oak:
## mips
module mips(clk, rstb, mem_wr_data, mem_addr, mem_rd_data, mem_wr_ena, PC);
	input wire clk, rstb;
	output wire mem_wr_ena;
	output wire [31:0] mem_wr_data, mem_addr;
	input wire [31:0] mem_rd_data;             
	output reg [31:0] PC;
   reg  [31:0] MemDataReg, InstReg, RegA, RegB, AluOut;
   wire [4:0] RegFile_WriteAddr;
   wire [31:0] RegFile_WriteData;
   wire [31:0] RegFile_Data0, RegFile_Data1, AluAMux, AluBMux;
   wire Ctl_PcWrite, Ctl_IorD, Ctl_MemRead, Ctl_MemWrite,
        Ctl_MemToReg, Ctl_IrWrite, Ctl_RegWrite;
   wire [1:0] Ctl_PcWriteCond, Ctl_PcSource, Ctl_AluSrcA, Ctl_AluSrcB, Ctl_RegDst;
   wire [2:0] Ctl_AluOp;
   wire [3:0] Ctl_State;
   wire [3:0] AluCtl_AluOpcode;
   wire Alu_Zero;
   wire [31:0] Alu_Z;
   wire [31:0] SignExtend_Out;
   assign mem_addr = Ctl_IorD ? AluOut : PC;
   assign mem_wr_data = RegB;
   assign mem_wr_ena = Ctl_MemWrite;
   assign RegFile_WriteAddr = Ctl_RegDst[1] ? 5'd31 : (Ctl_RegDst[0] ? InstReg[15:11] : InstReg[20:16]);
   assign RegFile_WriteData = Ctl_RegDst[1] ? PC : (Ctl_MemToReg ? mem_rd_data : AluOut);
   assign AluAMux = Ctl_AluSrcA[1] ? InstReg[10:6] : (Ctl_AluSrcA[0] ? RegA : PC);
   assign AluBMux = Ctl_AluSrcB[1]
      ? (Ctl_AluSrcB[0] ? {SignExtend_Out[29:0],2'b0} : SignExtend_Out)
      : (Ctl_AluSrcB[0] ? 32'd4 : RegB);
	register_file REGFILE (.cclk(clk), .rstb(rstb), .write(Ctl_RegWrite),
         .write_reg(RegFile_WriteAddr), .write_data(RegFile_WriteData),
         .read_reg_0(InstReg[25:21]), .read_reg_1(InstReg[20:16]),
         .reg0(RegFile_Data0), .reg1(RegFile_Data1));
  ...
make LEC_CHECK=0 ABC_AREA=0 CAP_MARGIN=15 CORE_ASPECT_RATIO=0.74 CORE_MARGIN=2 CORE_UTILIZATION=72 CTS_CLUSTER_DIAMETER=379 CTS_CLUSTER_SIZE=79 GPL_TIMING_DRIVEN=1 HOLD_SLACK_MARGIN=0.11 PLACE_DENSITY=0.35 SETUP_SLACK_MARGIN=1.62 SLEW_MARGIN=10 TNS_END_PERCENT=85 finish   # period 5.57 ns
run.sh (not shown) runs the stock make flow with config.mk's settings and CLKGATE_MAP_FILE=.
oak: it failed during global routing, and the tool reported GRT-0116.
For pine, these inputs were changed with respect to oak:
- SLEW_MARGIN changed from 10 to 20
- CTS_CLUSTER_DIAMETER removed (was 379)
- CAP_MARGIN changed from 15 to 20
- GPL_TIMING_DRIVEN removed (was 1)
- CTS_CLUSTER_SIZE removed (was 79)
- CORE_ASPECT_RATIO removed (was 0.74)
- TNS_END_PERCENT removed (was 85)
- PLACE_DENSITY removed (was 0.35)
- HOLD_SLACK_MARGIN removed (was 0.11)
- ABC_AREA removed (was 0)
- SETUP_SLACK_MARGIN removed (was 1.62)
- CORE_UTILIZATION changed from 72 to 66
- the clock period (ns, I/O delays scaled along) changed from 5.57 to 10.4
Findings:
- What ended pine was a tool error in global routing; the run never finished.
- Synthesized cell count came out exactly the same in oak and pine.
- | number of buffer cells added on primary ports | oak vs pine | ≈ equal |
- Reported for oak and pine, netlist area before placement turned out identical to the last digit.
- On share of async-settable or async-resettable flops after synthesis, oak and pine are basically level.
- Comparing oak and pine, total clock buffers created by CTS is higher on pine.
- Against oak, instance area at placement in pine fell by a few percent.
- Re number of synthesized flops with an enable pin: no difference whatsoever between oak and pine.
- Across both runs, initial cell density of the core was lower for pine than for oak.
- oak and pine ended up with nearly the same number of distinct library cells after synthesis.
- Per the comparison of pine with oak, die boundary width fell by 44 um; die size shows an increase of 12000 um2.

Starting RTL as in the previous note.
export LEC_CHECK = 0
export CAP_MARGIN = 15
export CORE_ASPECT_RATIO = 0.74
export CORE_MARGIN = 2
export CORE_UTILIZATION = 68
export CTS_CLUSTER_DIAMETER = 74
export CTS_CLUSTER_SIZE = 34
export GPL_TIMING_DRIVEN = 1
export SETUP_SLACK_MARGIN = 0.86
export SLEW_MARGIN = 20
export TNS_END_PERCENT = 65
create_clock -name core_clock -period 11.5 [get_ports {clk}]
The baseline died in global routing.
Rerun with:
Settings changed: CAP_MARGIN 15 to 20, CORE_ASPECT_RATIO 0.74 to not set, CORE_UTILIZATION 68 to 66, CTS_CLUSTER_DIAMETER 74 to not set, CTS_CLUSTER_SIZE 34 to not set, GPL_TIMING_DRIVEN 1 to not set, SETUP_SLACK_MARGIN 0.86 to not set, TNS_END_PERCENT 65 to not set.
Clock period 11.5 ns to 10.5 ns, I/O delays scaled along.
The changed run did not get past global routing with GRT-0116.
Synthesized cell count is unchanged.
Synthesized area is unchanged.
Die area goes up by about 3%.
Rerun with:
Settings changed: CORE_UTILIZATION 66 to 57, SETUP_SLACK_MARGIN set to 1.64.
Clock period 10.5 ns to 10.4 ns, I/O delays scaled along.
What happened: The changed run finished but fails on negative setup slack; die area increases by 16%; synthesized area does not change; synthesized cell count stays the same.
Rerun with:
Settings changed: CORE_UTILIZATION 57 to 72, PLACE_DENSITY set to 0.65, SETUP_SLACK_MARGIN 1.64 to not set.
Clock period 10.4 ns to 7.71 ns, I/O delays scaled along.
Result:
- This time the run never finished: it broke off in global routing with GRT-0116
- die size falls by about 20%
- area after synthesis does not change
- synthesized cell count is unchanged
